== run 1 ==
==> flow/design.v <==
module multicycle_arithmetic(
    input clk, rst, start, 
    input [1:0] op, 
    input [7:0] a, b, 
    output reg done, 
    output reg [15:0] result
);
    reg [2:0] state;
    parameter IDLE = 3'b000, LOAD = 3'b001, ADD = 3'b010, SUB = 3'b011, 
              MUL = 3'b100, DIV = 3'b101, DONE = 3'b110;
    always @(posedge clk or posedge rst) begin
        if (rst) begin
            state <= IDLE;
            done <= 0;
            result <= 0;
        end else begin
            case (state)
                IDLE: begin
                    done <= 0;
                    if (start) state <= LOAD;
                end
                LOAD: begin
                    case (op)
                        2'b00: state <= ADD;
                        2'b01: state <= SUB;
                        2'b10: state <= MUL;
                        2'b11: state <= DIV;
                        default: state <= DONE;
                    endcase
                end
                ADD: begin
                    result <= a + b;
                    state <= DONE;
                end
                SUB: begin
                    result <= a - b;
                    state <= DONE;
                end
                MUL: begin
                    result <= a * b;
                    state <= DONE;
                end
                DIV: begin
                    result <= (b != 0) ? a / b : 16'hFFFF;  
                    state <= DONE;
                end
                DONE: begin
                    done <= 1;
                    state <= IDLE;
                end
                default: state <= IDLE;
            endcase
        end
    end
endmodule
clock: 30.0 ns
lec_check: 0
abc_area: 1
cap_margin: 0
core_margin: 2
core_utilization: 72
cts_cluster_size: 89
hold_slack_margin: 0.29
place_density_lb_addon: 0.22
setup_slack_margin: -2.0
slew_margin: 20
tns_end_percent: 35
run.sh (not shown) runs the stock make flow with config.mk's settings and CLKGATE_MAP_FILE=.
The log for run 1 ends in clock tree synthesis (4_1_cts) with error DPL-0033, so the run never completed.
What run 2 does differently from run 1 at the input level:
==> flow/config.mk <==
export PLATFORM = sky130hd
export DESIGN_NAME = multicycle_arithmetic
export DESIGN_NICKNAME = multicycle_arithmetic
export VERILOG_FILES = /design/flow/design.v
export SDC_FILE = /design/flow/constraint.sdc
export NUM_CORES = 4
export LEC_CHECK = 0
export CAP_MARGIN = 40
export CORE_MARGIN = 2
export CORE_UTILIZATION = 72
export CTS_CLUSTER_DIAMETER = 80
export CTS_CLUSTER_SIZE = 56
export SLEW_MARGIN = 20
==> flow/constraint.sdc <==
create_clock -name core_clock -period 21.1 [get_ports {clk}]
set_input_delay 4.2200 -clock core_clock [delete_from_list [all_inputs] [get_ports {clk}]]
set_output_delay 4.2200 -clock core_clock [all_outputs]
set_load 0.01 [all_outputs]
[summary]
- Run 2: DPL-0033 in detailed placement (3_5_place_dp) -> run aborted
- Run 2 ends up with a area after synthesis that is about 1.6% lower than in run 1.
- Run 2 ends up with higher number of distinct standard cells referenced by the synthesized netlist than run 1 does.
- Of run 1 and run 2, the run reporting the lower synthesized cell count was run 2.
- Summary: with run 1 as the reference, overall die width in run 2 moved down slightly.
What run 3 does differently from run 2 at the input level:
diff --git a/flow/config.mk b/flow/config.mk
--- a/flow/config.mk
+++ b/flow/config.mk
@@ -7,7 +7,5 @@
 export LEC_CHECK = 0
-export CAP_MARGIN = 40
+export CAP_MARGIN = 20
 export CORE_MARGIN = 2
-export CORE_UTILIZATION = 72
-export CTS_CLUSTER_DIAMETER = 80
-export CTS_CLUSTER_SIZE = 56
+export CORE_UTILIZATION = 62
 export SLEW_MARGIN = 20
==> flow/constraint.sdc <==
create_clock -name core_clock -period 35.7 [get_ports {clk}]
set_input_delay 7.1400 -clock core_clock [delete_from_list [all_inputs] [get_ports {clk}]]
set_output_delay 7.1400 -clock core_clock [all_outputs]
set_load 0.01 [all_outputs]
Results
Run 3 -> run 2: area after synthesis delta 0, exact match
Cmp run 3 and run 2 / site row count / lower: run 2
Going from run 2 to run 3, height of the die grows by 7.5%.
The die area in run 3 sits 0.0021 mm^2 above the value recorded for run 2.
The horizontal die dimension number comes out lower for run 2 vs run 3.
Run 3 reached the end of the flow, and the finished layout is clean on the timing, design-rule and antenna checks.
From run 2 to run 3, number of instances in the synthesized netlist did not move at all.
The placer's final routability congestion estimate in run 3 was higher than what run 2 gave.
For run 4, these inputs were changed with respect to run 3:
diff --git a/flow/config.mk b/flow/config.mk
--- a/flow/config.mk
+++ b/flow/config.mk
@@ -7,5 +7,7 @@
 export LEC_CHECK = 0
+export ABC_AREA = 1
 export CAP_MARGIN = 20
 export CORE_MARGIN = 2
-export CORE_UTILIZATION = 62
+export CORE_UTILIZATION = 68
+export CTS_CLUSTER_SIZE = 98
 export SLEW_MARGIN = 20
### Flow results
Both conditions hold for run 4: the flow ran to the end and the final layout passed the timing, design-rule and antenna checks. In run 4, the critical path buffer and inverter count came out 34 above the value in run 3. Compared with run 3, in run 4 routed length on met2 has decreased, initial standard-cell utilization of the core has increased, met1 routed wirelength after detailed routing has decreased, simple-gate share of the synthesized area has increased, biggest fanout along the worst timing path has increased. Lower signed area change from the synthesized netlist to the final layout among run 4 and run 3: run 4. Going from run 3 to run 4, fill cell instance count of the final layout shrank by a little under 10%. Run 3 → run 4: number of cells after detailed placement went up by about 15%; synthesized instance count went up by 243.
